==> 05-20: inputs <==
// fc_head
module fc_head #(
    parameter DATA_WIDTH = 16,
    parameter NUM_INPUTS = 1024,
    parameter NUM_OUTPUTS = 4
)(
    input clk,
    input rst,
    input [DATA_WIDTH-1:0] myinput,
    input [DATA_WIDTH*NUM_OUTPUTS-1:0] myweights,
    input myinputValid,
    output [DATA_WIDTH*NUM_OUTPUTS-1:0] softmax_out,
    output softmax_valid,
    output [7:0] led_control,
    output [DATA_WIDTH*NUM_OUTPUTS-1:0] logits
);
Settings: LEC_CHECK=0, CAP_MARGIN=15, CORE_MARGIN=2, CORE_UTILIZATION=72, CTS_CLUSTER_DIAMETER=151, HOLD_SLACK_MARGIN=-0.09, MAX_ROUTING_LAYER=met4, SLEW_MARGIN=20; clock period 6.01 ns.
run.sh (not shown) runs the stock make flow with config.mk's settings and CLKGATE_MAP_FILE=.
==> 06-22 (differences from 05-20) <==
CTS_CLUSTER_DIAMETER = unset   (was 151)
CTS_CLUSTER_SIZE = 41   (was unset)
==> flow/constraint.sdc (replaced) <==
create_clock -name core_clock -period 6.36 [get_ports {clk}]
set_input_delay 1.2720 -clock core_clock [delete_from_list [all_inputs] [get_ports {clk}]]
set_output_delay 1.2720 -clock core_clock [all_outputs]
set_load 0.01 [all_outputs]
==> results <==
Die area is the same in 05-20 and 06-22. Synthesized cell count is the same in 06-22 and 05-20. Synthesized area is the same in 06-22 and 05-20. 05-20 died in global routing (GRT-0232). 06-22 finished but fails on negative setup slack.
==> figures <==
metric	05-20	06-22
Status	stopped before the end	finished with violations
Last stage reached	global routing	-
Layout check failures	-	negative setup slack
Buffer cell driving the clock tree root	sky130_fd_sc_hd__clkbuf_16	sky130_fd_sc_hd__clkbuf_16
Setup Buffers After CTS	118	21
Setup WS pre-CTS	-1.02 ns	-0.564 ns
Detailed placer's ending HPWL	162 mm	155 mm
Longest Clk Path Bufs	3	3
Depth of the CTS H-tree	3	3
Gates resized, CTS repair	374	67
Post-synth design cell area	0.0707 sq mm	0.0707 sq mm
Area after DPL	0.0781 sq mm	0.0766 sq mm
Number of clock buffers inserted by TritonCTS	72	74
Cell Count Post-Placement	9758	9580
Starting density of the core	72.8%	72.8%
And+or+nand+nor area frac	15.7%	15.7%
Hold buffers post-CTS	0	0
Xor/xnor share	3.62%	3.62%
Count of distinct cell types in the synthesized netlist	89	89
Area share, top type	30.3%	30.3%
Top-Level Pins	220	220
Routability Congestion	1.01	0.998

* * *

==> inputs of 07-18 <==
==> flow/design.v <==
`timescale 1ns / 1ps
module neuron #(
    parameter DATA_WIDTH = 16,
    parameter signed [DATA_WIDTH-1:0] BIAS = 0    
)(
    input clk,
    input rst,
    input [DATA_WIDTH-1:0] data_in,       
    input [DATA_WIDTH-1:0] weight_in,     
    input data_in_valid,
    input data_in_last,                   
    output reg [DATA_WIDTH-1:0] neuron_out,
    output reg neuron_out_valid
);
    localparam SW = 2*DATA_WIDTH;
    function [SW-1:0] sat_add;
        input [SW-1:0] a;
        input [SW-1:0] b;
        reg [SW-1:0] s;
        begin
            s = a + b;
            if (!a[SW-1] && !b[SW-1] && s[SW-1])
                sat_add = {1'b0, {(SW-1){1'b1}}};
            else if (a[SW-1] && b[SW-1] && !s[SW-1])
                sat_add = {1'b1, {(SW-1){1'b0}}};
            else
                sat_add = s;
        end
    endfunction
    reg [SW-1:0] mul;
    reg mul_valid, mul_last;
    reg [SW-1:0] sum;
    reg [SW-1:0] total;
    reg total_valid;
    wire [SW-1:0] sum_next = sat_add(sum, mul);
    wire [SW-1:0] bias_q = {{2{BIAS[DATA_WIDTH-1]}}, BIAS, {(DATA_WIDTH-2){1'b0}}};
    wire [SW-1:0] biased = sat_add(total, bias_q);
    always @(posedge clk) begin
        mul <= $signed(data_in) * $signed(weight_in);
        if (rst) begin
            mul_valid <= 0;
            mul_last <= 0;
            sum <= 0;
            total <= 0;
            total_valid <= 0;
            neuron_out <= 0;
            neuron_out_valid <= 0;
        end else begin
            mul_valid <= data_in_valid;
            mul_last <= data_in_valid && data_in_last;
            total_valid <= 0;
            if (mul_valid) begin
                if (mul_last) begin
                    sum <= 0;
                    total <= sum_next;
                    total_valid <= 1;
                end else begin
                    sum <= sum_next;
                end
            end
            neuron_out_valid <= total_valid;
            if (total_valid) begin
                if (biased[SW-1:SW-3] == 3'b000 || biased[SW-1:SW-3] == 3'b111)
                    neuron_out <= biased[SW-3:DATA_WIDTH-2];
                else if (biased[SW-1])
                    neuron_out <= {1'b1, {(DATA_WIDTH-1){1'b0}}};
                else
                    neuron_out <= {1'b0, {(DATA_WIDTH-1){1'b1}}};
            end
        end
    end
endmodule
`timescale 1ns / 1ps
module Softmax #(
    parameter dataWidth = 16,         
    parameter numInputs = 4          
)(
    input clk,
    input rst,
    input [dataWidth*numInputs-1:0] in,    
    input in_valid,                        
    output reg [dataWidth*numInputs-1:0] out,  
    output reg valid,                      
    output reg [7:0] led_control           
);
localparam STAGE_IDLE = 2'b00,
           STAGE_EXP = 2'b01,
           STAGE_SUM = 2'b10,
           STAGE_NORM = 2'b11;
reg [1:0] state;
reg [dataWidth-1:0] input_array [0:numInputs-1];
reg [dataWidth-1:0] exp_values [0:numInputs-1];  
reg [dataWidth+2-1:0] sum_exp;  
reg [dataWidth-1:0] softmax_output [0:numInputs-1];
reg [1:0] max_class;
reg [4:0] shift_amt;
function [dataWidth-1:0] exp_lut;
    input [3:0] idx;
    begin
        case (idx)
            4'd0:  exp_lut = 16'h0800;  
            4'd1:  exp_lut = 16'h09D0;  
            4'd2:  exp_lut = 16'h0C20;  
            4'd3:  exp_lut = 16'h0F80;  
            4'd4:  exp_lut = 16'h1480;  
            4'd5:  exp_lut = 16'h1C80;  
            4'd6:  exp_lut = 16'h2A00;  
            4'd7:  exp_lut = 16'h4000;  
            4'd8:  exp_lut = 16'h6800;  
            4'd9:  exp_lut = 16'hAC00;  
            4'd10: exp_lut = 16'h1280;  
            4'd11: exp_lut = 16'h1F80;  
            4'd12: exp_lut = 16'h2C00;  
            4'd13: exp_lut = 16'h4C00;  
            4'd14: exp_lut = 16'h8000;  
            default: exp_lut = 16'hD800;  
        endcase
    end
endfunction
function [dataWidth-1:0] exp_function;
    input [dataWidth-1:0] x;
    reg [3:0] lut_idx;
    begin
        lut_idx = x[15:12] + 4'd8;  
        exp_function = exp_lut(lut_idx);
    end
endfunction
function [4:0] get_shift_amount;
    input [dataWidth+2-1:0] sum;
    reg [4:0] shift;
    begin
        shift = 0;
        if (sum[17:14] == 4'b0000) shift = 4;  
        else if (sum[17:15] == 3'b001) shift = 3;  
        else if (sum[17:16] == 2'b01) shift = 2;  
        else if (sum[17] == 1'b1) shift = 1;  
        else shift = 0;  
        get_shift_amount = shift;
    end
endfunction
always @(posedge clk) begin
    if (rst) begin
        state <= STAGE_IDLE;
        out <= 0;
        valid <= 0;
        led_control <= 8'b0;
        sum_exp <= 0;
        for (integer i = 0; i < numInputs; i = i + 1) begin
            input_array[i] <= 0;
            exp_values[i] <= 0;
        end
    end else begin
        valid <= 0;
        case (state)
            STAGE_IDLE: begin
                if (in_valid) begin
                    input_array[0] <= in[15:0];
                    input_array[1] <= in[31:16];
                    input_array[2] <= in[47:32];
                    input_array[3] <= in[63:48];
                    state <= STAGE_EXP;
                end
            end
            STAGE_EXP: begin
                exp_values[0] <= exp_function(input_array[0]);
                exp_values[1] <= exp_function(input_array[1]);
                exp_values[2] <= exp_function(input_array[2]);
                exp_values[3] <= exp_function(input_array[3]);
                state <= STAGE_SUM;
            end
            STAGE_SUM: begin
                sum_exp <= exp_values[0] + exp_values[1] + exp_values[2] + exp_values[3];
                state <= STAGE_NORM;
            end
            STAGE_NORM: begin
                shift_amt = get_shift_amount(sum_exp);
                softmax_output[0] = exp_values[0] >> shift_amt;
                softmax_output[1] = exp_values[1] >> shift_amt;
                softmax_output[2] = exp_values[2] >> shift_amt;
                softmax_output[3] = exp_values[3] >> shift_amt;
                out <= {softmax_output[3], softmax_output[2], softmax_output[1], softmax_output[0]};
                max_class = 0;
                if (softmax_output[1] > softmax_output[max_class]) max_class = 1;
                if (softmax_output[2] > softmax_output[max_class]) max_class = 2;
                if (softmax_output[3] > softmax_output[max_class]) max_class = 3;
                case (max_class)
                    2'b00: led_control <= 8'b00000001;  
                    2'b01: led_control <= 8'b00000010;  
                    2'b10: led_control <= 8'b00000100;  
                    2'b11: led_control <= 8'b00001000;  
                    default: led_control <= 8'b00000000;
                endcase
                valid <= 1;
                state <= STAGE_IDLE;
            end
        endcase
    end
end
endmodule
`timescale 1ns / 1ps
module fc_head #(
    parameter DATA_WIDTH = 16,
    parameter NUM_INPUTS = 1024,
    parameter NUM_OUTPUTS = 4
)(
    input clk,
    input rst,
    input [DATA_WIDTH-1:0] myinput,
    input [DATA_WIDTH*NUM_OUTPUTS-1:0] myweights,
    input myinputValid,
    output [DATA_WIDTH*NUM_OUTPUTS-1:0] softmax_out,
    output softmax_valid,
    output [7:0] led_control,
    output [DATA_WIDTH*NUM_OUTPUTS-1:0] logits
);
    reg [$clog2(NUM_INPUTS)-1:0] input_count;
    reg [DATA_WIDTH-1:0] input_d;
    reg input_valid_d, input_last_d;
    reg [DATA_WIDTH*NUM_OUTPUTS-1:0] weights;
    always @(posedge clk) begin
        input_d <= myinput;
        weights <= myweights;
        if (rst) begin
            input_count <= 0;
            input_valid_d <= 0;
            input_last_d <= 0;
        end else begin
            input_valid_d <= myinputValid;
            input_last_d <= myinputValid && (input_count == NUM_INPUTS-1);
            if (myinputValid)
                input_count <= input_count + 1;
        end
    end
    wire [NUM_OUTPUTS-1:0] neuron_valid;
    localparam [DATA_WIDTH*NUM_OUTPUTS-1:0] BIASES = {16'h003C, 16'h0001, 16'hFFD1, 16'h0006};
    genvar i;
    generate
        for (i = 0; i < NUM_OUTPUTS; i = i + 1) begin : output_layer
            neuron #(
                .DATA_WIDTH(DATA_WIDTH),
                .BIAS(BIASES[(i+1)*DATA_WIDTH-1 -: DATA_WIDTH])
            ) neuron_output (
                .clk(clk),
                .rst(rst),
                .data_in(input_d),
                .weight_in(weights[(i+1)*DATA_WIDTH-1 -: DATA_WIDTH]),
                .data_in_valid(input_valid_d),
                .data_in_last(input_last_d),
                .neuron_out(logits[(i+1)*DATA_WIDTH-1 -: DATA_WIDTH]),
                .neuron_out_valid(neuron_valid[i])
            );
        end
    endgenerate
    Softmax #(
        .dataWidth(DATA_WIDTH),
        .numInputs(NUM_OUTPUTS)
    ) softmax_inst (
        .clk(clk),
        .rst(rst),
        .in(logits),
        .in_valid(neuron_valid[0]),
        .out(softmax_out),
        .valid(softmax_valid),
        .led_control(led_control)
    );
endmodule
==> flow/run.sh <==
#!/bin/bash
# the make line also repeats each setting of config.mk as NAME=value (left out here)
make -C /OpenROAD-flow-scripts/flow DESIGN_CONFIG=/design/flow/config.mk WORK_HOME=/design/flow/orfs CLKGATE_MAP_FILE= finish
==> flow/config.mk <==
export PLATFORM = sky130hd
export DESIGN_NAME = fc_head
export DESIGN_NICKNAME = fc_head
export VERILOG_FILES = /design/flow/design.v
export SDC_FILE = /design/flow/constraint.sdc
export NUM_CORES = 4
export LEC_CHECK = 0
export ABC_AREA = 1
export CAP_MARGIN = 5
export CORE_MARGIN = 2
export CORE_UTILIZATION = 72
export CTS_CLUSTER_DIAMETER = 363
export CTS_CLUSTER_SIZE = 15
export HOLD_SLACK_MARGIN = 0.3
export PLACE_DENSITY_LB_ADDON = 0.01
export SETUP_SLACK_MARGIN = 0.62
export SLEW_MARGIN = 20
==> flow/constraint.sdc <==
create_clock -name core_clock -period 2.17 [get_ports {clk}]
set_input_delay 0.4340 -clock core_clock [delete_from_list [all_inputs] [get_ports {clk}]]
set_output_delay 0.4340 -clock core_clock [all_outputs]
set_load 0.01 [all_outputs]
==> inputs of 03-22, as changes to 07-18 <==
HOLD_SLACK_MARGIN = not set   (was 0.3)
SETUP_SLACK_MARGIN = 0.34   (was 0.62)
==> notes <==
In die area, 07-18 and 03-22 do not differ.
Synthesized cell count is the same in 03-22 and 07-18.
In area after synthesis, 07-18 and 03-22 do not differ.
03-22 ended with an error in global routing (5_1_grt). 07-18 died in clock tree synthesis (4_1_cts) (DPL-0033).
==> figures <==
Outcome: 03-22 stopped before the end; 07-18 stopped before the end
Failing step: 03-22 global routing (5_1_grt); 07-18 clock tree synthesis (4_1_cts)
Synth area leader: 03-22 fa_1; 07-18 fa_1
Syn Std Cell Area: 03-22 72400 µm²; 07-18 72400 µm²
Number of synthesized register bits: 03-22 625; 07-18 625
Final Wtd Congestion: 03-22 1.05; 07-18 1.05
Fraction of the mapped netlist area in simple logic gates: 03-22 16.9%; 07-18 16.9%
Placeable core area: 03-22 99900 µm²; 07-18 99900 µm²
Die extent in x: 03-22 321 µm; 07-18 321 µm
Cell count after placement: 03-22 12100; 07-18 12100
Pre-CTS WS: 03-22 -3870 ps; 07-18 -3870 ps
DIE HEIGHT: 03-22 321 µm; 07-18 321 µm
Number of standard cells reported by yosys: 03-22 9497; 07-18 9497
Area leader share: 03-22 29.5%; 07-18 29.5%
Most popular library cell in the synthesized design by count: 03-22 nand2_1; 07-18 nand2_1
